[config.mk]
export PLATFORM = sky130hd
export DESIGN_NAME = Mesh
export DESIGN_NICKNAME = Mesh
export VERILOG_FILES = /design/flow/design.v
export SDC_FILE = /design/flow/constraint.sdc
export NUM_CORES = 4
export LEC_CHECK = 0
export CAP_MARGIN = 20
export CORE_MARGIN = 2
export CORE_UTILIZATION = 69
export CTS_CLUSTER_SIZE = 37
export PLACE_DENSITY = 0.6
export SLEW_MARGIN = 20
[constraint.sdc]
create_clock -name core_clock -period 4.44 [get_ports {clock}]
set_input_delay 0.8880 -clock core_clock [delete_from_list [all_inputs] [get_ports {clock}]]
set_output_delay 0.8880 -clock core_clock [all_outputs]
set_load 0.01 [all_outputs]
[design.v]
module PE_16( 
  input         clock, 
  input  [7:0]  io_in_a, 
  input  [7:0] io_in_b, 
  input  [15:0] io_in_d, 
  output [7:0]  io_out_a,
  output [7:0] io_out_b, 
  output [15:0] io_out_c,
  input         io_in_control_propagate, 
  output        io_out_control_propagate 
);
  wire [7:0] _T_36;    
  wire [7:0] _T_37;    
  wire [15:0] _T_38;   
  wire [15:0] _T_39;   
  wire [15:0] _GEN_20; 
  wire [15:0] _T_40; 
  wire [15:0] _T_41; 
  wire [15:0] _T_78; 
  wire [15:0] _T_79; 
  wire [15:0] _GEN_1; 
  wire [15:0] _GEN_13; 
  wire  _T_99; 
  wire [18:0] _GEN_25; 
  assign _T_36 = io_in_b;  
  assign _T_37 = $signed(_T_36);
  assign _T_38 = $signed(_T_37) * $signed(io_in_a); 
  assign _GEN_20 = _T_38; 
  assign _T_40 = $signed(_GEN_20) + $signed(_T_39); 
  assign _T_41 = $signed(_T_40); 
  assign io_out_a = io_in_a; 											
  assign io_out_b = io_in_b; 											
  assign io_out_control_propagate = io_in_control_propagate;			
double_buffer uutDB(.clock(clock),.io_in_control_propagate(io_in_control_propagate),.io_in_d(io_in_d),.io_in_c(_T_41),.c_fb(_T_39),.c_out(io_out_c)
    );
endmodule
module double_buffer(
input clock,
input io_in_control_propagate, 
input [15:0]io_in_d, 
input [15:0]io_in_c, 
output [15:0] c_fb,  
output [15:0] c_out 
    );
reg [15:0] c1_s; 
reg [15:0] c2_s;
always @(posedge clock) 
begin
 if (io_in_control_propagate)
	  begin
        c1_s <= io_in_d;
      end 
 else 
      begin
        c1_s <= io_in_c;
      end
if (!io_in_control_propagate) 
	  begin
        c2_s <= io_in_d;
      end 
 else 
	  begin
        c2_s <= io_in_c;
	  end
end
assign c_fb =io_in_control_propagate?c2_s:c1_s;
assign c_out=!io_in_control_propagate?c2_s:c1_s;
endmodule
module Tile( 
  input         clock, 
  input  [7:0]  io_in_a_0, 
  input  [7:0] io_in_b_0, 
  input  [15:0] io_in_d_0, 
  input         io_in_control_0_propagate, 
  output [7:0]  io_out_a_0, 
  output [15:0] io_out_c_0, 
  output [7:0] io_out_b_0, 
  output        io_out_control_0_propagate
);
  wire  tile_0_0_clock; 
  wire [7:0] tile_0_0_io_in_a; 
  wire [7:0] tile_0_0_io_in_b;
  wire [15:0] tile_0_0_io_in_d;
  wire [7:0] tile_0_0_io_out_a;
  wire [7:0] tile_0_0_io_out_b; 
  wire [15:0] tile_0_0_io_out_c; 
  wire  tile_0_0_io_in_control_propagate; 
  wire  tile_0_0_io_out_control_propagate;
  PE_16 tile_0_0 ( 
    .clock(tile_0_0_clock),
    .io_in_a(tile_0_0_io_in_a),
    .io_in_b(tile_0_0_io_in_b),
    .io_in_d(tile_0_0_io_in_d),
    .io_out_a(tile_0_0_io_out_a),
    .io_out_b(tile_0_0_io_out_b),
    .io_out_c(tile_0_0_io_out_c),
    .io_in_control_propagate(tile_0_0_io_in_control_propagate),
    .io_out_control_propagate(tile_0_0_io_out_control_propagate)
  );
  assign io_out_a_0 = tile_0_0_io_out_a; 
  assign io_out_c_0 = tile_0_0_io_out_c; 
  assign io_out_b_0 = tile_0_0_io_out_b; 
  assign io_out_control_0_propagate = tile_0_0_io_out_control_propagate;
  assign tile_0_0_clock = clock;
  assign tile_0_0_io_in_a = io_in_a_0; 
  assign tile_0_0_io_in_b = io_in_b_0; 
  assign tile_0_0_io_in_d = io_in_d_0; 
  assign tile_0_0_io_in_control_propagate = io_in_control_0_propagate; 
 endmodule
module Mesh( 
  input         clock, 
  input  [7:0]  io_in_a_0_0, 
  input  [7:0]  io_in_a_1_0, 
  input  [7:0]  io_in_a_2_0, 
  input  [7:0]  io_in_a_3_0, 
  input  [7:0]  io_in_d_0_0, 
  input  [7:0]  io_in_d_1_0, 
  input  [7:0]  io_in_d_2_0, 
  input  [7:0]  io_in_d_3_0, 
  input  [15:0]  io_in_b_0_0, 
  input  [15:0]  io_in_b_1_0, 
  input  [15:0]  io_in_b_2_0, 
  input  [15:0]  io_in_b_3_0, 
  input         io_in_control_0_0_propagate, 
  input         io_in_control_1_0_propagate, 
  input         io_in_control_2_0_propagate, 
  input         io_in_control_3_0_propagate, 
  output reg [15:0] io_out_c_0_0, 
  output reg [15:0] io_out_c_1_0, 
  output reg [15:0] io_out_c_2_0, 
  output reg [15:0] io_out_c_3_0
 );
  wire  mesh_0_0_clock; 		  			
  wire [7:0] mesh_0_0_io_in_a_0;  			
  wire [7:0] mesh_0_0_io_in_b_0; 			
  wire [15:0] mesh_0_0_io_in_d_0; 			
  wire  mesh_0_0_io_in_control_0_propagate; 
  wire [7:0] mesh_0_0_io_out_a_0; 			
  wire [15:0] mesh_0_0_io_out_c_0;			
  wire [7:0] mesh_0_0_io_out_b_0;			
  wire  mesh_0_0_io_out_control_0_propagate;
  wire  mesh_0_1_clock; 
  wire [7:0] mesh_0_1_io_in_a_0; 
  wire [7:0] mesh_0_1_io_in_b_0;
  wire [15:0] mesh_0_1_io_in_d_0;
  wire  mesh_0_1_io_in_control_0_propagate; 
  wire [7:0] mesh_0_1_io_out_a_0; 
  wire [15:0] mesh_0_1_io_out_c_0;
  wire [7:0] mesh_0_1_io_out_b_0;
  wire  mesh_0_1_io_out_control_0_propagate; 
  wire  mesh_0_2_clock; 			
  wire [7:0] mesh_0_2_io_in_a_0; 	
  wire [7:0] mesh_0_2_io_in_b_0; 	
  wire [15:0] mesh_0_2_io_in_d_0; 	
  wire  mesh_0_2_io_in_control_0_propagate; 
  wire [7:0] mesh_0_2_io_out_a_0; 
  wire [15:0] mesh_0_2_io_out_c_0;
  wire [7:0] mesh_0_2_io_out_b_0;
  wire  mesh_0_2_io_out_control_0_propagate; 
  wire  mesh_0_3_clock; 		 
  wire [7:0] mesh_0_3_io_in_a_0; 
  wire [7:0] mesh_0_3_io_in_b_0;
  wire [15:0] mesh_0_3_io_in_d_0;
  wire  mesh_0_3_io_in_control_0_propagate; 
  wire [7:0] mesh_0_3_io_out_a_0; 
  wire [15:0] mesh_0_3_io_out_c_0;
  wire [7:0] mesh_0_3_io_out_b_0;
  wire  mesh_0_3_io_out_control_0_propagate; 
  wire  mesh_1_0_clock;
  wire [7:0] mesh_1_0_io_in_a_0; 
  wire [7:0] mesh_1_0_io_in_b_0;
  wire [15:0] mesh_1_0_io_in_d_0;
  wire  mesh_1_0_io_in_control_0_propagate; 
  wire [7:0] mesh_1_0_io_out_a_0; 
  wire [15:0] mesh_1_0_io_out_c_0;
  wire [7:0] mesh_1_0_io_out_b_0;
  wire  mesh_1_0_io_out_control_0_propagate;
  wire  mesh_1_1_clock; 		 
  wire [7:0] mesh_1_1_io_in_a_0; 
  wire [7:0] mesh_1_1_io_in_b_0;
  wire [15:0] mesh_1_1_io_in_d_0;
  wire  mesh_1_1_io_in_control_0_propagate; 
  wire [7:0] mesh_1_1_io_out_a_0; 			
  wire [15:0] mesh_1_1_io_out_c_0;			
  wire [7:0] mesh_1_1_io_out_b_0;			
  wire  mesh_1_1_io_out_control_0_propagate;
  wire  mesh_1_2_clock; 
  wire [7:0] mesh_1_2_io_in_a_0; 
  wire [7:0] mesh_1_2_io_in_b_0;
  wire [15:0] mesh_1_2_io_in_d_0;
  wire  mesh_1_2_io_in_control_0_propagate; 
  wire [7:0] mesh_1_2_io_out_a_0; 
  wire [15:0] mesh_1_2_io_out_c_0;
  wire [7:0] mesh_1_2_io_out_b_0;
  wire  mesh_1_2_io_out_control_0_propagate;
  wire  mesh_1_3_clock; 		 
  wire [7:0] mesh_1_3_io_in_a_0; 
  wire [7:0] mesh_1_3_io_in_b_0;
  wire [15:0] mesh_1_3_io_in_d_0;
  wire  mesh_1_3_io_in_control_0_propagate; 
  wire [7:0] mesh_1_3_io_out_a_0; 
  wire [15:0] mesh_1_3_io_out_c_0;
  wire [7:0] mesh_1_3_io_out_b_0;
  wire  mesh_1_3_io_out_control_0_propagate;
  wire  mesh_2_0_clock; 
  wire [7:0] mesh_2_0_io_in_a_0; 
  wire [7:0] mesh_2_0_io_in_b_0;
  wire [15:0] mesh_2_0_io_in_d_0;
  wire  mesh_2_0_io_in_control_0_propagate; 
  wire [7:0] mesh_2_0_io_out_a_0; 			
  wire [15:0] mesh_2_0_io_out_c_0;			
  wire [7:0] mesh_2_0_io_out_b_0;			
  wire  mesh_2_0_io_out_control_0_propagate;
  wire  mesh_2_1_clock;						
  wire [7:0] mesh_2_1_io_in_a_0; 			
  wire [7:0] mesh_2_1_io_in_b_0;			
  wire [15:0] mesh_2_1_io_in_d_0;			
  wire  mesh_2_1_io_in_control_0_propagate; 
  wire [7:0] mesh_2_1_io_out_a_0; 			
  wire [15:0] mesh_2_1_io_out_c_0;			
  wire [7:0] mesh_2_1_io_out_b_0;			
  wire  mesh_2_1_io_out_control_0_propagate;
  wire  mesh_2_2_clock; 		 			
  wire [7:0] mesh_2_2_io_in_a_0; 			
  wire [7:0] mesh_2_2_io_in_b_0;			
  wire [15:0] mesh_2_2_io_in_d_0;			
  wire  mesh_2_2_io_in_control_0_propagate; 
  wire [7:0] mesh_2_2_io_out_a_0; 			
  wire [15:0] mesh_2_2_io_out_c_0;			
  wire [7:0] mesh_2_2_io_out_b_0;			
  wire  mesh_2_2_io_out_control_0_propagate;
  wire  mesh_2_3_clock; 		 			
  wire [7:0] mesh_2_3_io_in_a_0; 			
  wire [7:0] mesh_2_3_io_in_b_0;			
  wire [15:0] mesh_2_3_io_in_d_0;			
  wire  mesh_2_3_io_in_control_0_propagate; 
  wire [7:0] mesh_2_3_io_out_a_0; 			
  wire [15:0] mesh_2_3_io_out_c_0;			
  wire [7:0] mesh_2_3_io_out_b_0;			
  wire  mesh_2_3_io_out_control_0_propagate;
  wire  mesh_3_0_clock;			 
  wire [7:0] mesh_3_0_io_in_a_0; 
  wire [7:0] mesh_3_0_io_in_b_0;
  wire [15:0] mesh_3_0_io_in_d_0;
  wire  mesh_3_0_io_in_control_0_propagate; 
  wire [7:0] mesh_3_0_io_out_a_0; 
  wire [15:0] mesh_3_0_io_out_c_0;
  wire [7:0] mesh_3_0_io_out_b_0;
  wire  mesh_3_0_io_out_control_0_propagate;
  wire  mesh_3_1_clock; 		 
  wire [7:0] mesh_3_1_io_in_a_0; 
  wire [7:0] mesh_3_1_io_in_b_0;
  wire [15:0] mesh_3_1_io_in_d_0;
  wire  mesh_3_1_io_in_control_0_propagate; 
  wire [7:0] mesh_3_1_io_out_a_0; 
  wire [15:0] mesh_3_1_io_out_c_0;
  wire [7:0] mesh_3_1_io_out_b_0;
  wire  mesh_3_1_io_out_control_0_propagate;
  wire  mesh_3_2_clock; 
  wire [7:0] mesh_3_2_io_in_a_0; 
  wire [7:0] mesh_3_2_io_in_b_0;
  wire [15:0] mesh_3_2_io_in_d_0;
  wire  mesh_3_2_io_in_control_0_propagate; 
  wire [7:0] mesh_3_2_io_out_a_0; 
  wire [15:0] mesh_3_2_io_out_c_0;
  wire [7:0] mesh_3_2_io_out_b_0;
  wire  mesh_3_2_io_out_control_0_propagate;
  wire  mesh_3_3_clock;
  wire [7:0] mesh_3_3_io_in_a_0; 
  wire [7:0] mesh_3_3_io_in_b_0;
  wire [15:0] mesh_3_3_io_in_d_0;
  wire  mesh_3_3_io_in_control_0_propagate; 
  wire [7:0] mesh_3_3_io_out_a_0; 
  wire [15:0] mesh_3_3_io_out_c_0;
  wire [7:0] mesh_3_3_io_out_b_0;
  wire  mesh_3_3_io_out_control_0_propagate;
  reg [7:0] _T_1_0; 
  reg [7:0] _T_2_0; 
  reg [7:0] _T_3_0; 
  reg [7:0] _T_4_0; 
  reg [7:0] _T_10_0;
  reg [7:0] _T_11_0;
  reg [7:0] _T_12_0; 
  reg [7:0] _T_13_0; 
  reg [7:0] _T_19_0; 
  reg [7:0] _T_20_0; 
  reg [7:0] _T_21_0; 
  reg [7:0] _T_22_0; 
  reg [7:0] _T_28_0;  
  reg [7:0] _T_29_0;  
  reg [7:0] _T_30_0;  
  reg [7:0] _T_31_0;  
  reg [7:0]  _T_74_0;
  reg [7:0]  _T_75_0; 
  reg [7:0]  _T_76_0; 
  reg [7:0]  _T_77_0; 
  reg [7:0]  _T_84_0;
  reg [7:0]  _T_85_0; 
  reg [7:0]  _T_86_0; 
  reg [7:0]  _T_87_0; 
  reg [7:0]  _T_94_0; 
  reg [7:0]  _T_95_0; 
  reg [7:0]  _T_96_0; 
  reg [7:0]  _T_97_0; 
  reg [7:0]  _T_98_0; 
  reg [7:0]  _T_99_0; 
  reg [7:0]  _T_100_0;
  reg [7:0]  _T_101_0; 
  reg [7:0]  _T_104_0; 
  reg [7:0]  _T_105_0; 
  reg [7:0]  _T_106_0; 
  reg [7:0]  _T_107_0; 
  reg [15:0] _T_154_0;
  reg [15:0] _T_155_0; 
  reg [15:0] _T_156_0; 
  reg [15:0] _T_157_0; 
  reg [15:0] _T_164_0; 
  reg [15:0] _T_165_0;
  reg [15:0] _T_166_0;
  reg [15:0] _T_167_0;
  reg [15:0] _T_174_0; 
  reg [15:0] _T_175_0;
  reg [15:0] _T_176_0;
  reg [15:0] _T_177_0;
  reg [15:0] _T_184_0; 
  reg [15:0] _T_185_0;
  reg [15:0] _T_186_0;
  reg [15:0] _T_187_0;
  reg  _T_236; 
  reg  _T_239; 
  reg  _T_242; 
  reg  _T_245; 
  reg  _T_262; 
  reg  _T_265; 
  reg  _T_268; 
  reg  _T_271; 
  reg  _T_288; 
  reg  _T_291; 
  reg  _T_294; 
  reg  _T_297; 
  reg  _T_314; 
  reg  _T_317; 
  reg  _T_320; 
  reg  _T_323; 
  Tile mesh_0_0 ( 
    .clock(mesh_0_0_clock),
    .io_in_a_0(mesh_0_0_io_in_a_0),
    .io_in_b_0(mesh_0_0_io_in_b_0),
    .io_in_d_0(mesh_0_0_io_in_d_0),
    .io_in_control_0_propagate(mesh_0_0_io_in_control_0_propagate),
    .io_out_a_0(mesh_0_0_io_out_a_0),
    .io_out_c_0(mesh_0_0_io_out_c_0),
    .io_out_b_0(mesh_0_0_io_out_b_0),
    .io_out_control_0_propagate(mesh_0_0_io_out_control_0_propagate)
  );
  Tile mesh_0_1 ( 
    .clock(mesh_0_1_clock),
    .io_in_a_0(mesh_0_1_io_in_a_0),
    .io_in_b_0(mesh_0_1_io_in_b_0),
    .io_in_d_0(mesh_0_1_io_in_d_0),
    .io_in_control_0_propagate(mesh_0_1_io_in_control_0_propagate),
    .io_out_a_0(mesh_0_1_io_out_a_0),
    .io_out_c_0(mesh_0_1_io_out_c_0),
    .io_out_b_0(mesh_0_1_io_out_b_0),
    .io_out_control_0_propagate(mesh_0_1_io_out_control_0_propagate)
  );
  Tile mesh_0_2 ( 
    .clock(mesh_0_2_clock),
    .io_in_a_0(mesh_0_2_io_in_a_0),
    .io_in_b_0(mesh_0_2_io_in_b_0),
    .io_in_d_0(mesh_0_2_io_in_d_0),
    .io_in_control_0_propagate(mesh_0_2_io_in_control_0_propagate),
    .io_out_a_0(mesh_0_2_io_out_a_0),
    .io_out_c_0(mesh_0_2_io_out_c_0),
    .io_out_b_0(mesh_0_2_io_out_b_0),
    .io_out_control_0_propagate(mesh_0_2_io_out_control_0_propagate)
  );
  Tile mesh_0_3 (
    .clock(mesh_0_3_clock),
    .io_in_a_0(mesh_0_3_io_in_a_0),
    .io_in_b_0(mesh_0_3_io_in_b_0),
    .io_in_d_0(mesh_0_3_io_in_d_0),
    .io_in_control_0_propagate(mesh_0_3_io_in_control_0_propagate),
    .io_out_a_0(mesh_0_3_io_out_a_0),
    .io_out_c_0(mesh_0_3_io_out_c_0),
    .io_out_b_0(mesh_0_3_io_out_b_0),
    .io_out_control_0_propagate(mesh_0_3_io_out_control_0_propagate)
  );
   Tile mesh_1_0 ( 
    .clock(mesh_1_0_clock),
    .io_in_a_0(mesh_1_0_io_in_a_0),
    .io_in_b_0(mesh_1_0_io_in_b_0),
    .io_in_d_0(mesh_1_0_io_in_d_0),
    .io_in_control_0_propagate(mesh_1_0_io_in_control_0_propagate),
    .io_out_a_0(mesh_1_0_io_out_a_0),
    .io_out_c_0(mesh_1_0_io_out_c_0),
    .io_out_b_0(mesh_1_0_io_out_b_0),
    .io_out_control_0_propagate(mesh_1_0_io_out_control_0_propagate)
  );
  Tile mesh_1_1 ( 
    .clock(mesh_1_1_clock),
    .io_in_a_0(mesh_1_1_io_in_a_0),
    .io_in_b_0(mesh_1_1_io_in_b_0),
    .io_in_d_0(mesh_1_1_io_in_d_0),
    .io_in_control_0_propagate(mesh_1_1_io_in_control_0_propagate),
    .io_out_a_0(mesh_1_1_io_out_a_0),
    .io_out_c_0(mesh_1_1_io_out_c_0),
    .io_out_b_0(mesh_1_1_io_out_b_0),
    .io_out_control_0_propagate(mesh_1_1_io_out_control_0_propagate)
     );
  Tile mesh_1_2 ( 
    .clock(mesh_1_2_clock),
    .io_in_a_0(mesh_1_2_io_in_a_0),
    .io_in_b_0(mesh_1_2_io_in_b_0),
    .io_in_d_0(mesh_1_2_io_in_d_0),
    .io_in_control_0_propagate(mesh_1_2_io_in_control_0_propagate),
    .io_out_a_0(mesh_1_2_io_out_a_0),
    .io_out_c_0(mesh_1_2_io_out_c_0),
    .io_out_b_0(mesh_1_2_io_out_b_0),
    .io_out_control_0_propagate(mesh_1_2_io_out_control_0_propagate)
      );
  Tile mesh_1_3 ( 
    .clock(mesh_1_3_clock),
    .io_in_a_0(mesh_1_3_io_in_a_0),
    .io_in_b_0(mesh_1_3_io_in_b_0),
    .io_in_d_0(mesh_1_3_io_in_d_0),
    .io_in_control_0_propagate(mesh_1_3_io_in_control_0_propagate),
    .io_out_a_0(mesh_1_3_io_out_a_0),
    .io_out_c_0(mesh_1_3_io_out_c_0),
    .io_out_b_0(mesh_1_3_io_out_b_0),
    .io_out_control_0_propagate(mesh_1_3_io_out_control_0_propagate)
      );
   Tile mesh_2_0 ( 
    .clock(mesh_2_0_clock),
    .io_in_a_0(mesh_2_0_io_in_a_0),
    .io_in_b_0(mesh_2_0_io_in_b_0),
    .io_in_d_0(mesh_2_0_io_in_d_0),
    .io_in_control_0_propagate(mesh_2_0_io_in_control_0_propagate),
    .io_out_a_0(mesh_2_0_io_out_a_0),
    .io_out_c_0(mesh_2_0_io_out_c_0),
    .io_out_b_0(mesh_2_0_io_out_b_0),
    .io_out_control_0_propagate(mesh_2_0_io_out_control_0_propagate)
     );
  Tile mesh_2_1 ( 
    .clock(mesh_2_1_clock),
    .io_in_a_0(mesh_2_1_io_in_a_0),
    .io_in_b_0(mesh_2_1_io_in_b_0),
    .io_in_d_0(mesh_2_1_io_in_d_0),
    .io_in_control_0_propagate(mesh_2_1_io_in_control_0_propagate),
    .io_out_a_0(mesh_2_1_io_out_a_0),
    .io_out_c_0(mesh_2_1_io_out_c_0),
    .io_out_b_0(mesh_2_1_io_out_b_0),
    .io_out_control_0_propagate(mesh_2_1_io_out_control_0_propagate)
     );
  Tile mesh_2_2 (
    .clock(mesh_2_2_clock),
    .io_in_a_0(mesh_2_2_io_in_a_0),
    .io_in_b_0(mesh_2_2_io_in_b_0),
    .io_in_d_0(mesh_2_2_io_in_d_0),
    .io_in_control_0_propagate(mesh_2_2_io_in_control_0_propagate),
    .io_out_a_0(mesh_2_2_io_out_a_0),
    .io_out_c_0(mesh_2_2_io_out_c_0),
    .io_out_b_0(mesh_2_2_io_out_b_0),
    .io_out_control_0_propagate(mesh_2_2_io_out_control_0_propagate)
     );
  Tile mesh_2_3 ( 
    .clock(mesh_2_3_clock),
    .io_in_a_0(mesh_2_3_io_in_a_0),
    .io_in_b_0(mesh_2_3_io_in_b_0),
    .io_in_d_0(mesh_2_3_io_in_d_0),
    .io_in_control_0_propagate(mesh_2_3_io_in_control_0_propagate),
    .io_out_a_0(mesh_2_3_io_out_a_0),
    .io_out_c_0(mesh_2_3_io_out_c_0),
    .io_out_b_0(mesh_2_3_io_out_b_0),
    .io_out_control_0_propagate(mesh_2_3_io_out_control_0_propagate)
     );
    Tile mesh_3_0 ( 
    .clock(mesh_3_0_clock),
    .io_in_a_0(mesh_3_0_io_in_a_0),
    .io_in_b_0(mesh_3_0_io_in_b_0),
    .io_in_d_0(mesh_3_0_io_in_d_0),
    .io_in_control_0_propagate(mesh_3_0_io_in_control_0_propagate),
    .io_out_a_0(mesh_3_0_io_out_a_0),
    .io_out_c_0(mesh_3_0_io_out_c_0),
    .io_out_b_0(mesh_3_0_io_out_b_0),
    .io_out_control_0_propagate(mesh_3_0_io_out_control_0_propagate)
  );
  Tile mesh_3_1 ( 
    .clock(mesh_3_1_clock),
    .io_in_a_0(mesh_3_1_io_in_a_0),
    .io_in_b_0(mesh_3_1_io_in_b_0),
    .io_in_d_0(mesh_3_1_io_in_d_0),
    .io_in_control_0_propagate(mesh_3_1_io_in_control_0_propagate),
    .io_out_a_0(mesh_3_1_io_out_a_0),
    .io_out_c_0(mesh_3_1_io_out_c_0),
    .io_out_b_0(mesh_3_1_io_out_b_0),
    .io_out_control_0_propagate(mesh_3_1_io_out_control_0_propagate)
  );
  Tile mesh_3_2 ( 
    .clock(mesh_3_2_clock),
    .io_in_a_0(mesh_3_2_io_in_a_0),
    .io_in_b_0(mesh_3_2_io_in_b_0),
    .io_in_d_0(mesh_3_2_io_in_d_0),
    .io_in_control_0_propagate(mesh_3_2_io_in_control_0_propagate),
    .io_out_a_0(mesh_3_2_io_out_a_0),
    .io_out_c_0(mesh_3_2_io_out_c_0),
    .io_out_b_0(mesh_3_2_io_out_b_0),
    .io_out_control_0_propagate(mesh_3_2_io_out_control_0_propagate)
  );
  Tile mesh_3_3 ( 
    .clock(mesh_3_3_clock),
    .io_in_a_0(mesh_3_3_io_in_a_0),
    .io_in_b_0(mesh_3_3_io_in_b_0),
    .io_in_d_0(mesh_3_3_io_in_d_0),
    .io_in_control_0_propagate(mesh_3_3_io_in_control_0_propagate),
    .io_out_a_0(mesh_3_3_io_out_a_0),
    .io_out_c_0(mesh_3_3_io_out_c_0),
    .io_out_b_0(mesh_3_3_io_out_b_0),
    .io_out_control_0_propagate(mesh_3_3_io_out_control_0_propagate)
   );
always @(posedge clock) begin
  io_out_c_0_0 <= mesh_3_0_io_out_c_0; 
  io_out_c_1_0 <= mesh_3_1_io_out_c_0; 
  io_out_c_2_0 <= mesh_3_2_io_out_c_0; 
  io_out_c_3_0 <= mesh_3_3_io_out_c_0; 
end
  assign mesh_0_0_clock = clock; 	  
  assign mesh_0_0_io_in_a_0 = _T_1_0; 
  assign mesh_0_0_io_in_b_0 = _T_74_0;
  assign mesh_0_0_io_in_d_0 = _T_154_0; 
  assign mesh_0_0_io_in_control_0_propagate = _T_236; 
  assign mesh_0_1_clock = clock; 		
  assign mesh_0_1_io_in_a_0 = _T_2_0; 	
  assign mesh_0_1_io_in_b_0 = _T_84_0; 
  assign mesh_0_1_io_in_d_0 = _T_164_0;
  assign mesh_0_1_io_in_control_0_propagate = _T_262; 
  assign mesh_0_2_clock = clock; 		
  assign mesh_0_2_io_in_a_0 = _T_3_0; 	
  assign mesh_0_2_io_in_b_0 = _T_94_0; 
  assign mesh_0_2_io_in_d_0 = _T_174_0;
  assign mesh_0_2_io_in_control_0_propagate = _T_288; 
  assign mesh_0_3_clock = clock; 		
  assign mesh_0_3_io_in_a_0 = _T_4_0; 	
  assign mesh_0_3_io_in_b_0 = _T_104_0;
  assign mesh_0_3_io_in_d_0 = _T_184_0;
  assign mesh_0_3_io_in_control_0_propagate = _T_314; 
  assign mesh_1_0_clock = clock; 		
  assign mesh_1_0_io_in_a_0 = _T_10_0; 	
  assign mesh_1_0_io_in_b_0 = _T_75_0; 	
  assign mesh_1_0_io_in_d_0 = _T_155_0; 
  assign mesh_1_0_io_in_control_0_propagate = _T_239; 
  assign mesh_1_1_clock = clock; 		
  assign mesh_1_1_io_in_a_0 = _T_11_0; 
  assign mesh_1_1_io_in_b_0 = _T_85_0; 
  assign mesh_1_1_io_in_d_0 = _T_165_0;
  assign mesh_1_1_io_in_control_0_propagate = _T_265; 
  assign mesh_1_2_clock = clock; 		
  assign mesh_1_2_io_in_a_0 = _T_12_0; 
  assign mesh_1_2_io_in_b_0 = _T_95_0; 
  assign mesh_1_2_io_in_d_0 = _T_175_0;
  assign mesh_1_2_io_in_control_0_propagate = _T_291; 
  assign mesh_1_3_clock = clock; 		
  assign mesh_1_3_io_in_a_0 = _T_13_0; 
  assign mesh_1_3_io_in_b_0 = _T_105_0;
  assign mesh_1_3_io_in_d_0 = _T_185_0;
  assign mesh_1_3_io_in_control_0_propagate = _T_317; 
  assign mesh_2_0_clock = clock; 		
  assign mesh_2_0_io_in_a_0 = _T_19_0; 
  assign mesh_2_0_io_in_b_0 = _T_76_0; 
  assign mesh_2_0_io_in_d_0 = _T_156_0;
  assign mesh_2_0_io_in_control_0_propagate = _T_242; 
  assign mesh_2_1_clock = clock; 		
  assign mesh_2_1_io_in_a_0 = _T_20_0; 
  assign mesh_2_1_io_in_b_0 = _T_86_0; 
  assign mesh_2_1_io_in_d_0 = _T_166_0;
  assign mesh_2_1_io_in_control_0_propagate = _T_268; 
  assign mesh_2_2_clock = clock; 		
  assign mesh_2_2_io_in_a_0 = _T_21_0; 
  assign mesh_2_2_io_in_b_0 = _T_96_0; 
  assign mesh_2_2_io_in_d_0 = _T_176_0;
  assign mesh_2_2_io_in_control_0_propagate = _T_294; 
  assign mesh_2_3_clock = clock; 		
  assign mesh_2_3_io_in_a_0 = _T_22_0; 
  assign mesh_2_3_io_in_b_0 = _T_106_0;
  assign mesh_2_3_io_in_d_0 = _T_186_0;
  assign mesh_2_3_io_in_control_0_propagate = _T_320; 
  assign mesh_3_0_clock = clock; 		
  assign mesh_3_0_io_in_a_0 = _T_28_0; 
  assign mesh_3_0_io_in_b_0 = _T_77_0; 
  assign mesh_3_0_io_in_d_0 = _T_157_0;
  assign mesh_3_0_io_in_control_0_propagate = _T_245; 
  assign mesh_3_1_clock = clock; 		
  assign mesh_3_1_io_in_a_0 = _T_29_0; 
  assign mesh_3_1_io_in_b_0 = _T_87_0; 
  assign mesh_3_1_io_in_d_0 = _T_167_0;
  assign mesh_3_1_io_in_control_0_propagate = _T_271; 
  assign mesh_3_2_clock = clock; 		
  assign mesh_3_2_io_in_a_0 = _T_30_0; 
  assign mesh_3_2_io_in_b_0 = _T_97_0; 
  assign mesh_3_2_io_in_d_0 = _T_177_0;
  assign mesh_3_2_io_in_control_0_propagate = _T_297; 
  assign mesh_3_3_clock = clock; 		
  assign mesh_3_3_io_in_a_0 = _T_31_0; 
  assign mesh_3_3_io_in_b_0 = _T_107_0;
  assign mesh_3_3_io_in_d_0 = _T_187_0;
  assign mesh_3_3_io_in_control_0_propagate = _T_323; 
  always @(posedge clock) begin
    _T_1_0 <= io_in_a_0_0;
    _T_2_0 <= mesh_0_0_io_out_a_0;
    _T_3_0 <= mesh_0_1_io_out_a_0;
    _T_4_0 <= mesh_0_2_io_out_a_0;
    _T_10_0 <= io_in_a_1_0;
    _T_11_0 <= mesh_1_0_io_out_a_0;
    _T_12_0 <= mesh_1_1_io_out_a_0;
    _T_13_0 <= mesh_1_2_io_out_a_0;
    _T_19_0 <= io_in_a_2_0;
    _T_20_0 <= mesh_2_0_io_out_a_0;
    _T_21_0 <= mesh_2_1_io_out_a_0;
    _T_22_0 <= mesh_2_2_io_out_a_0;
    _T_28_0 <= io_in_a_3_0;;
    _T_29_0 <= mesh_3_0_io_out_a_0;
    _T_30_0 <= mesh_3_1_io_out_a_0;
    _T_31_0 <= mesh_3_2_io_out_a_0;
    _T_74_0 <= io_in_d_0_0;
    _T_75_0 <= mesh_0_0_io_out_b_0;
    _T_76_0 <= mesh_1_0_io_out_b_0;
    _T_77_0 <= mesh_2_0_io_out_b_0;
    _T_84_0 <= io_in_d_1_0;
    _T_85_0 <= mesh_0_1_io_out_b_0;
    _T_86_0 <= mesh_1_1_io_out_b_0;
    _T_87_0 <= mesh_2_1_io_out_b_0;
    _T_94_0 <=  io_in_d_2_0;
    _T_95_0 <= mesh_0_2_io_out_b_0;
    _T_96_0 <= mesh_1_2_io_out_b_0;
    _T_97_0 <= mesh_2_2_io_out_b_0;
    _T_104_0 <= io_in_d_3_0;
    _T_105_0 <= mesh_0_3_io_out_b_0;
    _T_106_0 <= mesh_1_3_io_out_b_0;
    _T_107_0 <= mesh_2_3_io_out_b_0;
    _T_154_0 <= io_in_b_0_0;
    _T_155_0 <= mesh_0_0_io_out_c_0;
    _T_156_0 <= mesh_1_0_io_out_c_0;
    _T_157_0 <= mesh_2_0_io_out_c_0;
    _T_164_0 <= io_in_b_1_0;
    _T_165_0 <= mesh_0_1_io_out_c_0;
    _T_166_0 <= mesh_1_1_io_out_c_0;
    _T_167_0 <= mesh_2_1_io_out_c_0;
    _T_174_0 <= io_in_b_2_0;
    _T_175_0 <= mesh_0_2_io_out_c_0;
    _T_176_0 <= mesh_1_2_io_out_c_0;
    _T_177_0 <= mesh_2_2_io_out_c_0;
    _T_184_0 <= io_in_b_3_0;
    _T_185_0 <= mesh_0_3_io_out_c_0;
    _T_186_0 <= mesh_1_3_io_out_c_0;
    _T_187_0 <= mesh_2_3_io_out_c_0;
    _T_236 <= io_in_control_0_0_propagate;
    _T_239 <= mesh_0_0_io_out_control_0_propagate;
    _T_242 <= mesh_1_0_io_out_control_0_propagate;
    _T_245 <= mesh_2_0_io_out_control_0_propagate;
	_T_262 <=io_in_control_1_0_propagate;
    _T_265 <= mesh_0_1_io_out_control_0_propagate;
    _T_268 <= mesh_1_1_io_out_control_0_propagate;
    _T_271 <= mesh_2_1_io_out_control_0_propagate;
    _T_288 <=  io_in_control_2_0_propagate;
    _T_291 <= mesh_0_2_io_out_control_0_propagate;
    _T_294 <= mesh_1_2_io_out_control_0_propagate;
    _T_297 <= mesh_2_2_io_out_control_0_propagate;
    _T_314 <= io_in_control_3_0_propagate;
    _T_317 <= mesh_0_3_io_out_control_0_propagate;
    _T_320 <= mesh_1_3_io_out_control_0_propagate;
    _T_323 <= mesh_2_3_io_out_control_0_propagate;
  end
endmodule
[run.sh]
#!/bin/bash
# the make line also repeats each setting of config.mk as NAME=value (left out here)
make -C /OpenROAD-flow-scripts/flow DESIGN_CONFIG=/design/flow/config.mk WORK_HOME=/design/flow/orfs CLKGATE_MAP_FILE= finish
==> results.json, run 1 <==
{
  "synth.cellmix.xorXnorShare_pct": 3.33,
  "critPathRequiredTime_ns": 5.06,
  "grt_pass1_wl_um": 309000,
  "clk_path_buf_depth": 3,
  "numCtsBuffers": 114,
  "post-route-min-period_ns": 4.71,
  "first_global_vias": 60155,
  "critical_path.n_buffers_inverters": 6,
  "cts-root-buf": "sky130_fd_sc_hd__clkbuf_16",
  "synth-cells-yosys": 7270,
  "final.setup_skew_ns": 0.0355,
  "areaGrowthSynthToFinish_pct": 28.7,
  "timing.critical_path.max_delay_family": "adder cells",
  "run_status": "finished with violations",
  "whs_path_depth": 0,
  "most_common_reg_cell": "sky130_fd_sc_hd__dfxtp_1",
  "edf_count": 0,
  "globalRouteOverflowTotal": 0,
  "largest_fanout_on_the_critical_path": 4,
  "mi_logic_area_um2": 59200,
  "synth_flops": 1104,
  "route.antenna.remaining_nets": 0,
  "check-failures": "negative setup slack",
  "antenna_found_initial": 4,
  "critical_path_cell_sequence": "and2_4 > clkinvlp_4 > buf_6 > buf_4 > fa_1 > inv_1 > fa_1 > fa_1 > inv_1 > fa_1 > inv_1 > ha_1 > ha_1 > o21ai_0 > nand2b_1 > and4b_1 > a211o_1",
  "timing.rr.end": "mesh_3_1.tile_0_0.uutDB.c2_s[14]$_DFF_P_",
  "r2r_setup_slk_ns": -0.27,
  "yosysChipArea_um2": 79900,
  "critical_path.startpoint": "_T_29_0[0]$_DFF_P_",
  "postCtsHoldBufs": 0,
  "register_area_um2": 22500,
  "seq_area_frac_synth_pct": 27.7,
  "syn_avg_cell_area_um2": 11.0,
  "finalWorstSetupSlack_ns": -0.271,
  "top_level_ports": 197,
  "warning_count": 48,
  "worst_setup_path_end_kind": "flop",
  "io_buffer_count": 196,
  "timing.hold.worst.class": "flop to flop",
  "worst_hold_slack_ns": 0.366,
  "ys_sh_mux_pct": 11.6,
  "postSynthCellCount": 7270,
  "timing.hold.worst_endpoint": "_T_2_0[4]$_DFF_P_",
  "worstSetupPathType": "flop to flop",
  "timing.hold.worst.start": "_T_1_0[4]$_DFF_P_",
  "ys_sh_simple_pct": 8.75,
  "async_sr_flop_fraction_pct": 0,
  "fillers": 4836,
  "nets": 10355,
  "worstSetupPathDepth": 17,
  "report.final.hold_viol_count": 0,
  "grt_start_max_net_pins": 34,
  "routabilityCongestion": 0.907,
  "fin_crit_sh_pct": 106,
  "maxSlewViolCount": 0,
  "relSlewSlack_pct": 56.2,
  "postRouteWirelength_um": 211000,
  "cap_violations": 0,
  "area_fraction_in_compound_gates_pct": 4.74,
  "cp_slowest_cell": "sky130_fd_sc_hd__fa_1",
  "cpPeakStageDelay_ns": 0.55,
  "post_synth_main_area_contributors": "sky130_fd_sc_hd__fa_1 28%, sky130_fd_sc_hd__dfxtp_1 28%, sky130_fd_sc_hd__ha_1 9.3%",
  "synth.lib_cells_used.distinct": 38,
  "fp-utilization_pct": 69.7,
  "max_freq_mhz": 212,
  "worst_setup_path_start_kind": "flop",
  "top_cells_by_count": "1151 x sky130_fd_sc_hd__inv_1, 1136 x sky130_fd_sc_hd__fa_1, 1104 x sky130_fd_sc_hd__dfxtp_1",
  "cts-htree-levels": 3,
  "first_pass_iters": 6,
  "fa_ha_area_share_pct": 37.7,
  "gr-usage-all-layers_pct": 32.9,
  "worst_slew_pin_slew_ns": 0.657,
  "vias": 57008,
  "unrepaired_setup_endpoints_after_global_routing": "true",
  "synth_top_cell_by_count": "sky130_fd_sc_hd__inv_1",
  "floorplan.die_area_um2": 119000,
  "crit_end": "mesh_3_1.tile_0_0.uutDB.c2_s[14]$_DFF_P_",
  "fp.dieH_um": 344,
  "clock_sinks": 1104,
  "route.detailed.drc": 0,
  "synth.logic.top_family": "adder cells",
  "worstRegToRegCells": 17,
  "postSynthNetCount": 9131,
  "detail_route.vias_per_cell": 5.64,
  "worstReg2RegStart": "_T_29_0[0]$_DFF_P_",
  "combined_area_of_all_synthesized_cells_um2": 79900,
  "dpl.hpwl_um": 146000,
  "arrival_worst_endpoint_ns": 5.33,
  "final_design_area_no_fill_um2": 103000,
  "clkSlewWorstSetupHoldPaths_ns": 0.06,
  "post_drt_wl_per_cell_um": 20.9,
  "yosys_warnings": 2,
  "worst_skew_pair.late_latency_ns": 0.74,
  "worst_path_most_repeated_cell": "sky130_fd_sc_hd__fa_1",
  "core_um2": 115000,
  "die_width_um": 344,
  "dpl-instance-area_um2": 92000,
  "top_cell_area_share_pct": 28.5,
  "detailedRoute.firstIterationViolations": 3649,
  "synth_top_cell_by_area": "sky130_fd_sc_hd__fa_1",
  "setup_violations": 184,
  "num_rows": 124,
  "tritoncts": "done"
}
-- stage by stage --
step,utilization (%),setup slack [ns],TNS (ns),std cells
floorplan,-,-0.168,-11.65,7270
global placement,80.2,-0.229,-14.16,9738
detailed placement,80.2,-0.357,-26.24,9738
CTS,86.4,-0.169,-10.19,10042
global route,89.7,-0.374,-45.80,10105
finish,89.7,-0.271,-22.83,10105
-- routing by layer --
| metal | up-vias | track usage (%) | part of all wire, % |
|---|---|---|---|
| met1 | 28921 | 46.0 | 41 |
| met3 | 518 | 4.75 | 5.8 |
| met5 | - | 0 | 0.0062 |
| li1 | 25475 | - | - |
| met2 | 2092 | 54.3 | 50 |
| met4 | 2 | 8.60 | 3.4 |
-- area by class of cell --
class                           instances  area share, %
Antenna cell                            1        0.00243
Clock buffer                          157           3.19
Clock inverter                         57          0.622
Inverter                             1168           4.35
Multi-Input combinational cell       4852           57.6
Sequential cell                      1104           21.8
Tap cell                             1512           1.84
Timing Repair Buffer                 1254           10.6
-- what timing repair did --
| item | 4_1_cts | 5_1_grt |
|---|---|---|
| pin swaps | 395 | 391 |
| buffers inserted | 99 | 87 |
| gates resized | 609 | 642 |
| setup endpoints to repair | 199 | 241 |
| endpoints found under the hold margin | 0 | 0 |
| cloned | 2 | 2 |
==> run 2: changes to the inputs <==
CORE_UTILIZATION = 27   (was 69)
CTS_CLUSTER_SIZE = not set   (was 37)
clock period = 5.79 ns   (was 4.44 ns; I/O delays follow)
==> results.json, run 2 <==
{
  "timing.hold.worst.class": "flop to flop",
  "critical_path.n_buffers_inverters": 2,
  "timing.critical_path.max_delay_family": "adder cells",
  "yosysChipArea_um2": 79900,
  "route.antenna.remaining_nets": 0,
  "report.final.hold_viol_count": 0,
  "num_rows": 199,
  "floorplan.die_area_um2": 300000,
  "run_status": "complete, no violations",
  "timing.hold.worst_endpoint": "_T_12_0[7]$_DFF_P_",
  "postSynthNetCount": 9131,
  "fp.dieH_um": 548,
  "crit_end": "mesh_0_2.tile_0_0.uutDB.c2_s[15]$_DFF_P_",
  "synth_top_cell_by_area": "sky130_fd_sc_hd__fa_1",
  "maxSlewViolCount": 0,
  "postSynthCellCount": 7270,
  "dpl.hpwl_um": 149000,
  "async_sr_flop_fraction_pct": 0,
  "synth.cellmix.xorXnorShare_pct": 3.33,
  "areaGrowthSynthToFinish_pct": 14.5,
  "worstSetupPathType": "flop to flop",
  "clk_path_buf_depth": 4,
  "worst_setup_path_end_kind": "flop",
  "core_um2": 294000,
  "worst_slew_pin_slew_ns": 0.634,
  "fa_ha_area_share_pct": 37.7,
  "numCtsBuffers": 141,
  "arrival_worst_endpoint_ns": 6.17,
  "post_cts_buffers": 0,
  "unrepaired_setup_endpoints_after_global_routing": "false",
  "clkSlewWorstSetupHoldPaths_ns": 0.06,
  "r2r_setup_slk_ns": 0.33,
  "post_cts_resized": 0,
  "worstRegToRegCells": 15,
  "post-route-min-period_ns": 5.46,
  "io_buffer_count": 196,
  "ys_sh_mux_pct": 11.6,
  "synth_top_cell_by_count": "sky130_fd_sc_hd__inv_1",
  "relSlewSlack_pct": 57.7,
  "critical_path_cell_sequence": "and2_1 > inv_1 > fa_1 > inv_1 > fa_1 > fa_1 > fa_1 > fa_1 > ha_1 > o21ai_0 > o21bai_1 > o2111ai_1 > a21o_1 > and3_1 > o31ai_1",
  "synth.lib_cells_used.distinct": 38,
  "ys_sh_simple_pct": 8.75,
  "whs_path_depth": 0,
  "yosys_warnings": 2,
  "postRouteWirelength_um": 180000,
  "fillers": 29600,
  "cts-root-buf": "sky130_fd_sc_hd__clkbuf_16",
  "register_area_um2": 22100,
  "cts-htree-levels": 4,
  "first_pass_iters": 7,
  "timing.rr.end": "mesh_0_2.tile_0_0.uutDB.c2_s[15]$_DFF_P_",
  "grt_start_max_net_pins": 43,
  "synth_flops": 1104,
  "worstReg2RegStart": "_T_3_0[0]$_DFF_P_",
  "routabilityCongestion": 0.836,
  "fp-utilization_pct": 27.2,
  "worstSetupPathDepth": 15,
  "timing.setup.tns_ns": 0,
  "area_fraction_in_compound_gates_pct": 4.74,
  "mi_logic_area_um2": 52800,
  "edf_count": 0,
  "fin_crit_sh_pct": 94.3,
  "top_level_ports": 197,
  "detail_route.vias_per_cell": 4.28,
  "postCtsHoldBufs": 0,
  "final.setup_skew_ns": 0.0348,
  "cpPeakStageDelay_ns": 0.72,
  "post_synth_main_area_contributors": "sky130_fd_sc_hd__fa_1 28%, sky130_fd_sc_hd__dfxtp_1 28%, sky130_fd_sc_hd__ha_1 9.3%",
  "tritoncts": "done",
  "worst_setup_path_start_kind": "flop",
  "antenna_found_initial": 24,
  "post_drt_wl_per_cell_um": 15.6,
  "combined_area_of_all_synthesized_cells_um2": 79900,
  "cp_slowest_cell": "sky130_fd_sc_hd__dfxtp_1",
  "globalRouteOverflowTotal": 0,
  "most_common_reg_cell": "sky130_fd_sc_hd__dfxtp_1",
  "critPathRequiredTime_ns": 6.50,
  "worst_skew_pair.late_latency_ns": 0.81,
  "final_core_utilization_pct": 31.1,
  "max_freq_mhz": 183,
  "critical_path.startpoint": "_T_3_0[0]$_DFF_P_",
  "grt_pass1_wl_um": 299000,
  "top_cell_area_share_pct": 28.5,
  "top_cells_by_count": "1151 x sky130_fd_sc_hd__inv_1, 1136 x sky130_fd_sc_hd__fa_1, 1104 x sky130_fd_sc_hd__dfxtp_1",
  "nets": 9379,
  "synth-cells-yosys": 7270,
  "cap_violations": 0,
  "gr-usage-all-layers_pct": 12.3,
  "route.detailed.drc": 0,
  "vias": 49374,
  "largest_fanout_on_the_critical_path": 9,
  "detailedRoute.firstIterationViolations": 2074,
  "warning_count": 43,
  "syn_avg_cell_area_um2": 11.0,
  "die_width_um": 548,
  "timing.hold.worst.start": "_T_11_0[7]$_DFF_P_",
  "setup_violations": 0,
  "worst_path_most_repeated_cell": "sky130_fd_sc_hd__fa_1",
  "seq_area_frac_synth_pct": 27.7,
  "synth.logic.top_family": "adder cells",
  "first_global_vias": 55208,
  "clock_sinks": 1104
}
run 2: metrics by stage:
stage / instances / hold WS (ns) / cell area (µm²) / setup slack, ns
2_1_floorplan: 7270 / 0.326 / 79900 / 0.472
3_3_place_gp: 11294 / 0.368 / 86700 / 0.420
3_5_place_dp: 11294 / 0.370 / 86700 / 0.292
4_1_cts: 11540 / 0.378 / 91400 / 0.273
5_1_grt: 11541 / 0.387 / 91400 / 0.0706
6_report: 11543 / 0.377 / 91400 / 0.331
run 2: layout make-up:
| type | count | area share [%] |
|---|---|---|
| diodes | 3 | 0.00821 |
| clock inverters | 71 | 0.961 |
| flip-flops and latches | 1104 | 24.2 |
| well taps | 3919 | 5.36 |
| multi-input cells | 4852 | 57.8 |
| clock buffers | 175 | 4.24 |
| repair buffers | 251 | 2.65 |
| inverters | 1168 | 4.80 |
run 2: per-layer routing:
| layer | up-vias | share of wire [%] | wire length (µm) | GRT usage [%] |
|---|---|---|---|---|
| li1 | 23540 | - | - | - |
| met1 | 24889 | 48 | 86100 | 17.0 |
| met2 | 685 | 46 | 82700 | 20.2 |
| met3 | 252 | 3.9 | 7100 | 1.89 |
| met4 | 8 | 2.5 | 4510 | 3.17 |
| met5 | - | 0.030 | 55 | 0 |
==> run 3: changes to the inputs <==
ABC_AREA = 1   (was not set)
CELL_PAD_IN_SITES_DETAIL_PLACEMENT = 2   (was not set)
CELL_PAD_IN_SITES_GLOBAL_PLACEMENT = 1   (was not set)
CORE_UTILIZATION = 40   (was 27)
CTS_CLUSTER_SIZE = 87   (was not set)
HOLD_SLACK_MARGIN = 0.18   (was not set)
MAX_ROUTING_LAYER = met4   (was not set)
PLACE_DENSITY = 0.46   (was 0.6)
SLEW_MARGIN = 30   (was 20)
clock period = 5.2 ns   (was 5.79 ns; I/O delays follow)
==> results.json, run 3 <==
{
  "final_design_area_no_fill_um2": 94100,
  "timing.hold.worst_endpoint": "_T_3_0[7]$_DFF_P_",
  "worstSetupPathType": "flop to flop",
  "placedCellCount": 12967,
  "combined_area_of_all_synthesized_cells_um2": 83600,
  "timing.hold.worst.start": "_T_2_0[7]$_DFF_P_",
  "largest_fanout_on_the_critical_path": 9,
  "critPathRequiredTime_ns": 5.87,
  "top_level_ports": 197,
  "worst_skew_pair.late_latency_ns": 0.81,
  "route.detailed.drc": 0,
  "gr-usage-all-layers_pct": 24.5,
  "ys_sh_mux_pct": 0,
  "synth_top_cell_by_count": "sky130_fd_sc_hd__nand2_1",
  "nets": 12192,
  "timing.critical_path.max_delay_family": "adder cells",
  "floorplan.die_area_um2": 213000,
  "die_width_um": 461,
  "fp.dieH_um": 461,
  "max_freq_mhz": 203,
  "fp-utilization_pct": 40.3,
  "grt_pass1_wl_um": 402000,
  "detail_route.vias_per_cell": 4.84,
  "maxSlewViolCount": 0,
  "top_cell_area_share_pct": 27.2,
  "dpl-instance-area_um2": 88900,
  "critical_path.startpoint": "_T_87_0[7]$_DFF_P_",
  "clkSlewWorstSetupHoldPaths_ns": 0.06,
  "cts-root-buf": "sky130_fd_sc_hd__clkbuf_16",
  "relSlewSlack_pct": 43.4,
  "worstSetupPathDepth": 16,
  "fa_ha_area_share_pct": 36.1,
  "critical_path.n_buffers_inverters": 2,
  "area_fraction_in_compound_gates_pct": 7.08,
  "setup_violations": 0,
  "ys_sh_simple_pct": 15.6,
  "clock_sinks": 1104,
  "fin_crit_sh_pct": 94.6,
  "cap_violations": 0,
  "vias": 64090,
  "timing.setup.tns_ns": 0,
  "async_sr_flop_fraction_pct": 0,
  "critical_path_cell_sequence": "nand2_1 > buf_4 > fa_1 > inv_1 > fa_1 > fa_1 > fa_1 > fa_1 > ha_1 > a21oi_1 > nand2_1 > nand2_1 > o2111ai_1 > nor2_1 > nand3b_1 > o21ai_0",
  "synth.cellmix.xorXnorShare_pct": 2.40,
  "cp_slowest_cell": "sky130_fd_sc_hd__fa_1",
  "grt_start_max_net_pins": 57,
  "dpl.hpwl_um": 203000,
  "worst_hold_slack_ns": 0.357,
  "run_status": "complete, no violations",
  "synth_top_cell_by_area": "sky130_fd_sc_hd__fa_1",
  "finalNonFillerCells": 13238,
  "numCtsBuffers": 140,
  "mi_logic_area_um2": 51200,
  "cpPeakStageDelay_ns": 0.59,
  "arrival_worst_endpoint_ns": 5.59,
  "post-route-min-period_ns": 4.92,
  "worst_slew_pin_slew_ns": 0.840,
  "top_cells_by_count": "2647 x sky130_fd_sc_hd__nand2_1, 2227 x sky130_fd_sc_hd__inv_1, 1136 x sky130_fd_sc_hd__fa_1",
  "register_area_um2": 22200,
  "post_synth_main_area_contributors": "sky130_fd_sc_hd__fa_1 27%, sky130_fd_sc_hd__dfxtp_1 26%, sky130_fd_sc_hd__nand2_1 12%",
  "postRouteWirelength_um": 245000,
  "timing.hold.worst.class": "flop to flop",
  "crit_end": "mesh_3_1.tile_0_0.uutDB.c1_s[12]$_DFF_P_",
  "postSynthCellCount": 10231,
  "post_drt_wl_per_cell_um": 18.5,
  "warning_count": 45,
  "fillers": 23118,
  "worst_setup_path_end_kind": "flop",
  "num_rows": 167,
  "worst_setup_path_start_kind": "flop",
  "seq_area_frac_synth_pct": 26.4,
  "yosysChipArea_um2": 83600,
  "yosys_warnings": 2,
  "synth.lib_cells_used.distinct": 34,
  "core_um2": 207000,
  "final_core_utilization_pct": 45.3,
  "whs_path_depth": 0,
  "synth.logic.top_family": "adder cells",
  "timing.rr.end": "mesh_3_1.tile_0_0.uutDB.c1_s[12]$_DFF_P_",
  "syn_avg_cell_area_um2": 8.17,
  "detailedRoute.firstIterationViolations": 2221,
  "clk_path_buf_depth": 3,
  "globalRouteOverflowTotal": 0,
  "first_global_vias": 74377,
  "report.final.hold_viol_count": 0,
  "antenna_found_initial": 18,
  "worstRegToRegCells": 16,
  "areaGrowthSynthToFinish_pct": 12.6,
  "route.antenna.remaining_nets": 0,
  "worst_path_most_repeated_cell": "sky130_fd_sc_hd__fa_1",
  "synth-cells-yosys": 10231,
  "worstReg2RegStart": "_T_87_0[7]$_DFF_P_",
  "edf_count": 0,
  "routabilityCongestion": 0.856,
  "synth_flops": 1104,
  "cts-htree-levels": 4,
  "postSynthNetCount": 12092,
  "tritoncts": "done",
  "most_common_reg_cell": "sky130_fd_sc_hd__dfxtp_1",
  "r2r_setup_slk_ns": 0.28,
  "io_buffer_count": 196,
  "final.setup_skew_ns": 0.0398,
  "first_pass_iters": 5
}
==> run 3: what timing repair did <==
action	4_1_cts	5_1_grt
endpoints found under the setup margin	2	122
setup buffers	0	10
hold buffers	0	0
gates resized	1	67
==> run 3: layout make-up <==
cell class,count,share of cell area (%)
Multi-Input combinational cell,6408,54.4
Inverter,2255,9.02
Timing Repair Buffer,422,4.03
Clock inverter,63,0.926
Sequential cell,1104,23.6
Tap cell,2788,3.71
Antenna cell,7,0.0186
Clock buffer,191,4.31
==> run 3: metal layers <==
layer	vias up	part of all wire [%]	track usage, %
li1	30625	-	-
met1	32616	47	32.4
met2	573	49	41.0
met3	276	2.2	2.31
met4	0	2.0	5.01
met5	-	0	-
==> run 3: metrics by stage <==
step	setup WS (ns)
floorplan	0.465
global placement	0.203
detailed placement	0.0476
CTS	0.00224
global route	-0.000997
finish	0.282
==> run 4: changes to the inputs <==
ABC_AREA = not set   (was 1)
CELL_PAD_IN_SITES_DETAIL_PLACEMENT = not set   (was 2)
CELL_PAD_IN_SITES_GLOBAL_PLACEMENT = not set   (was 1)
CORE_UTILIZATION = 50   (was 40)
CTS_CLUSTER_SIZE = not set   (was 87)
HOLD_SLACK_MARGIN = not set   (was 0.18)
MAX_ROUTING_LAYER = not set   (was met4)
PLACE_DENSITY = 0.6   (was 0.46)
SLEW_MARGIN = 20   (was 30)
clock period = 5.07 ns   (was 5.2 ns; I/O delays follow)
==> results.json, run 4 <==
{
  "synth_top_cell_by_count": "sky130_fd_sc_hd__inv_1",
  "num_rows": 146,
  "synth-cells-yosys": 7270,
  "post-route-min-period_ns": 4.89,
  "synth.cellmix.xorXnorShare_pct": 3.33,
  "timing.hold.worst.class": "flop to flop",
  "postCtsHoldBufs": 0,
  "yosys_warnings": 2,
  "arrival_worst_endpoint_ns": 5.51,
  "critical_path.startpoint": "_T_236$_DFF_P_",
  "dpl.hpwl_um": 138000,
  "clock_sinks": 1104,
  "routabilityCongestion": 0.830,
  "fp.dieH_um": 404,
  "grt_pass1_wl_um": 276000,
  "io_buffer_count": 196,
  "timing.hold.worst_endpoint": "_T_31_0[7]$_DFF_P_",
  "areaGrowthSynthToFinish_pct": 12.3,
  "unrepaired_setup_endpoints_after_global_routing": "true",
  "ys_sh_mux_pct": 11.6,
  "post_synth_main_area_contributors": "sky130_fd_sc_hd__fa_1 28%, sky130_fd_sc_hd__dfxtp_1 28%, sky130_fd_sc_hd__ha_1 9.3%",
  "critical_path.n_buffers_inverters": 4,
  "mi_logic_area_um2": 53000,
  "worstReg2RegStart": "_T_236$_DFF_P_",
  "combined_area_of_all_synthesized_cells_um2": 79900,
  "postSynthNetCount": 9131,
  "clk_path_buf_depth": 3,
  "top_level_ports": 197,
  "report.final.hold_viol_count": 0,
  "detail_route.vias_per_cell": 5.02,
  "worst_slew_pin_slew_ns": 0.611,
  "setup_violations": 0,
  "warning_count": 45,
  "nets": 9469,
  "worst_setup_path_start_kind": "flop",
  "postSynthCellCount": 7270,
  "worstSetupPathType": "flop to flop",
  "critPathRequiredTime_ns": 5.69,
  "worstSetupPathDepth": 16,
  "floorplan.die_area_um2": 163000,
  "numCtsBuffers": 120,
  "grt_start_max_net_pins": 41,
  "fin_crit_sh_pct": 96.4,
  "final_core_utilization_pct": 56.6,
  "post_drt_wl_per_cell_um": 17.0,
  "worstRegToRegCells": 16,
  "route.detailed.drc": 0,
  "fillers": 13600,
  "worst_setup_path_end_kind": "flop",
  "worst_hold_slack_ns": 0.394,
  "first_pass_iters": 5,
  "globalRouteOverflowTotal": 0,
  "route.antenna.remaining_nets": 0,
  "maxSlewViolCount": 0,
  "vias": 49051,
  "syn_avg_cell_area_um2": 11.0,
  "core_um2": 159000,
  "antenna_found_initial": 20,
  "synth.lib_cells_used.distinct": 38,
  "clkSlewWorstSetupHoldPaths_ns": 0.07,
  "die_width_um": 404,
  "timing.critical_path.max_delay_family": "adder cells",
  "relSlewSlack_pct": 59.3,
  "top_cell_area_share_pct": 28.5,
  "r2r_setup_slk_ns": 0.18,
  "whs_path_depth": 0,
  "cap_violations": 0,
  "yosysChipArea_um2": 79900,
  "critical_path_cell_sequence": "buf_12 > mux2i_1 > fa_1 > inv_1 > fa_1 > inv_1 > fa_1 > inv_1 > fa_1 > fa_1 > ha_1 > or3_4 > o21ba_4 > o211ai_4 > and4b_1 > a211o_1",
  "run_status": "complete, no violations",
  "worst_path_most_repeated_cell": "sky130_fd_sc_hd__fa_1",
  "largest_fanout_on_the_critical_path": 34,
  "tritoncts": "done",
  "async_sr_flop_fraction_pct": 0,
  "most_common_reg_cell": "sky130_fd_sc_hd__dfxtp_1",
  "detailedRoute.firstIterationViolations": 1990,
  "first_global_vias": 52519,
  "postRouteWirelength_um": 166000,
  "timing.hold.worst.start": "_T_30_0[7]$_DFF_P_",
  "gr-usage-all-layers_pct": 21.1,
  "cts-htree-levels": 3,
  "edf_count": 0,
  "crit_end": "mesh_0_0.tile_0_0.uutDB.c2_s[14]$_DFF_P_",
  "seq_area_frac_synth_pct": 27.7,
  "register_area_um2": 22200,
  "max_freq_mhz": 205,
  "cpPeakStageDelay_ns": 0.56,
  "cts-root-buf": "sky130_fd_sc_hd__clkbuf_16",
  "synth_top_cell_by_area": "sky130_fd_sc_hd__fa_1",
  "cp_slowest_cell": "sky130_fd_sc_hd__fa_1",
  "final.setup_skew_ns": 0.0376,
  "fp-utilization_pct": 50.4,
  "top_cells_by_count": "1151 x sky130_fd_sc_hd__inv_1, 1136 x sky130_fd_sc_hd__fa_1, 1104 x sky130_fd_sc_hd__dfxtp_1",
  "area_fraction_in_compound_gates_pct": 4.74,
  "synth_flops": 1104,
  "ys_sh_simple_pct": 8.75,
  "fa_ha_area_share_pct": 37.7,
  "timing.rr.end": "mesh_0_0.tile_0_0.uutDB.c2_s[14]$_DFF_P_",
  "worst_skew_pair.late_latency_ns": 0.74,
  "synth.logic.top_family": "adder cells"
}
[run 4: what timing repair did]
action,CTS,global route
pin swaps,0,5
setup endpoints to repair,12,120
resized,3,92
setup buffers,0,12
cloned,0,2
[run 4: per-layer routing]
| layer | routed length, µm | track usage (%) | up-vias |
|---|---|---|---|
| li1 | - | - | 23721 |
| met1 | 82000 | 31.1 | 24512 |
| met2 | 74700 | 33.4 | 644 |
| met3 | 5980 | 2.51 | 172 |
| met4 | 3140 | 4.82 | 2 |
| met5 | 13 | 0 | - |
[run 4: stage by stage]
stage | cells | worst slack (ns) | TNS [ns] | instance area, µm²
floorplan | 7270 | -0.0430 | -0.0430 | 79900
global placement | 9544 | -0.0279 | -0.0541 | 85100
detailed placement | 9544 | -0.0681 | -0.208 | 85100
CTS | 9765 | 0.00230 | 0 | 89400
global route | 9779 | -0.00278 | -0.00617 | 89700
finish | 9780 | 0.185 | 0 | 89700
[run 4: layout make-up]
type                    instances  area share, %
diodes                          1        0.00279
flip-flops and latches       1104           24.8
well taps                    2072           2.89
clock inverters                66          0.958
inverters                    1168           4.89
clock buffers                 155           3.78
multi-input cells            4852           59.0
repair buffers                362           3.72
==> run 5: changes to the inputs <==
CORE_UTILIZATION = 66   (was 50)
clock period = 4.27 ns   (was 5.07 ns; I/O delays follow)
==> results.json, run 5 <==
{
  "unrepaired_setup_endpoints_after_global_routing": "true",
  "detail_route.vias_per_cell": 5.44,
  "area_fraction_in_compound_gates_pct": 4.74,
  "most_common_reg_cell": "sky130_fd_sc_hd__dfxtp_1",
  "syn_avg_cell_area_um2": 11.0,
  "worstSetupPathDepth": 15,
  "worstReg2RegStart": "_T_239$_DFF_P_",
  "worst_skew_pair.late_latency_ns": 0.74,
  "register_area_um2": 22400,
  "ys_sh_mux_pct": 11.6,
  "final_core_utilization_pct": 86.2,
  "floorplan.die_area_um2": 124000,
  "critical_path_cell_sequence": "buf_12 > mux2i_2 > buf_4 > fa_1 > inv_1 > fa_1 > fa_1 > fa_1 > ha_4 > ha_4 > or3_4 > o2111ai_4 > nand2_1 > xor2_1 > mux2_2",
  "synth.lib_cells_used.distinct": 38,
  "postSynthCellCount": 7270,
  "worst_setup_path_start_kind": "flop",
  "worstSetupPathType": "flop to flop",
  "synth_flops": 1104,
  "seq_area_frac_synth_pct": 27.7,
  "worstRegToRegCells": 15,
  "route.detailed.drc": 0,
  "timing.hold.worst.start": "_T_1_0[7]$_DFF_P_",
  "grt_pass1_wl_um": 302000,
  "postSynthNetCount": 9131,
  "vias": 55842,
  "mi_logic_area_um2": 59200,
  "maxSlewViolCount": 0,
  "final.setup_skew_ns": 0.0348,
  "synth.cellmix.xorXnorShare_pct": 3.33,
  "critical_path.startpoint": "_T_239$_DFF_P_",
  "post-route-min-period_ns": 4.71,
  "post_drt_wl_per_cell_um": 19.5,
  "postRouteWirelength_um": 200000,
  "warning_count": 48,
  "cap_violations": 0,
  "critical_path.n_buffers_inverters": 3,
  "check-failures": "negative setup slack",
  "relSlewSlack_pct": 54.2,
  "fin_crit_sh_pct": 110,
  "num_rows": 127,
  "ys_sh_simple_pct": 8.75,
  "synth_top_cell_by_count": "sky130_fd_sc_hd__inv_1",
  "clk_path_buf_depth": 3,
  "arrival_worst_endpoint_ns": 5.32,
  "io_buffer_count": 196,
  "timing.hold.worst.class": "flop to flop",
  "areaGrowthSynthToFinish_pct": 29.4,
  "max_freq_mhz": 212,
  "critPathRequiredTime_ns": 4.88,
  "largest_fanout_on_the_critical_path": 4,
  "cts-root-buf": "sky130_fd_sc_hd__clkbuf_16",
  "setup_violations": 241,
  "fp-utilization_pct": 66.6,
  "clock_sinks": 1104,
  "run_status": "finished with violations",
  "synth.logic.top_family": "adder cells",
  "clkSlewWorstSetupHoldPaths_ns": 0.07,
  "worst_setup_path_end_kind": "flop",
  "timing.critical_path.max_delay_family": "adder cells",
  "worst_slew_pin_slew_ns": 0.686,
  "detailedRoute.firstIterationViolations": 3612,
  "gr-usage-all-layers_pct": 30.8,
  "top_cells_by_count": "1151 x sky130_fd_sc_hd__inv_1, 1136 x sky130_fd_sc_hd__fa_1, 1104 x sky130_fd_sc_hd__dfxtp_1",
  "fa_ha_area_share_pct": 37.7,
  "tritoncts": "done",
  "first_pass_iters": 6,
  "r2r_setup_slk_ns": -0.44,
  "nets": 10419,
  "dpl.hpwl_um": 146000,
  "timing.rr.end": "mesh_1_0.tile_0_0.uutDB.c2_s[13]$_DFF_P_",
  "async_sr_flop_fraction_pct": 0,
  "whs_path_depth": 0,
  "worst_path_most_repeated_cell": "sky130_fd_sc_hd__fa_1",
  "crit_end": "mesh_1_0.tile_0_0.uutDB.c2_s[13]$_DFF_P_",
  "yosys_warnings": 2,
  "route.antenna.remaining_nets": 0,
  "fillers": 6109,
  "antenna_found_initial": 18,
  "routabilityCongestion": 0.900,
  "report.final.hold_viol_count": 0,
  "cts-htree-levels": 3,
  "cp_slowest_cell": "sky130_fd_sc_hd__fa_1",
  "finalWorstSetupSlack_ns": -0.442,
  "synth-cells-yosys": 7270,
  "yosysChipArea_um2": 79900,
  "cpPeakStageDelay_ns": 0.54,
  "grt_start_max_net_pins": 25,
  "combined_area_of_all_synthesized_cells_um2": 79900,
  "first_global_vias": 59243,
  "edf_count": 0
}
run 5: metrics by stage:
stage / setup slack (ns) / setup TNS (ns) / hold WS, ns / cells / cell area, µm²
detailed placement: -0.420 / -59.34 / 0.394 / 9911 / 92800
CTS: -0.377 / -46.81 / 0.397 / 10198 / 99200
global placement: -0.383 / -46.66 / 0.396 / 9911 / 92800
finish: -0.442 / -55.32 / 0.382 / 10270 / 103000
global route: -0.554 / -85.65 / 0.389 / 10268 / 103000
floorplan: -0.338 / -39.30 / 0.329 / 7270 / 82500
run 5: timing repair:
| item | 4_1_cts | 5_1_grt |
|---|---|---|
| hold buffers | 0 | 0 |
| endpoints found under the setup margin | 246 | 265 |
| endpoints found under the hold margin | 0 | 0 |
| gates resized | 435 | 754 |
| setup buffers | 77 | 77 |
| pin swaps | 373 | 430 |
| cloned | 1 | 1 |
run 5: final cells by class:
type	count	area share (%)
flip-flops and latches	1104	21.7
repair buffers	1318	10.9
clock inverters	58	0.655
inverters	1168	4.30
well taps	1612	1.95
clock buffers	154	3.18
diodes	4	0.00968
multi-input cells	4852	57.3
run 5: per-layer routing:
| metal | vias up | share of wire, % | global-route usage (%) |
|---|---|---|---|
| met4 | 10 | 2.7 | 8.16 |
| met1 | 28207 | 43 | 43.7 |
| li1 | 25596 | - | - |
| met5 | - | 0.030 | 0 |
| met3 | 382 | 6.1 | 5.09 |
| met2 | 1647 | 48 | 49.5 |
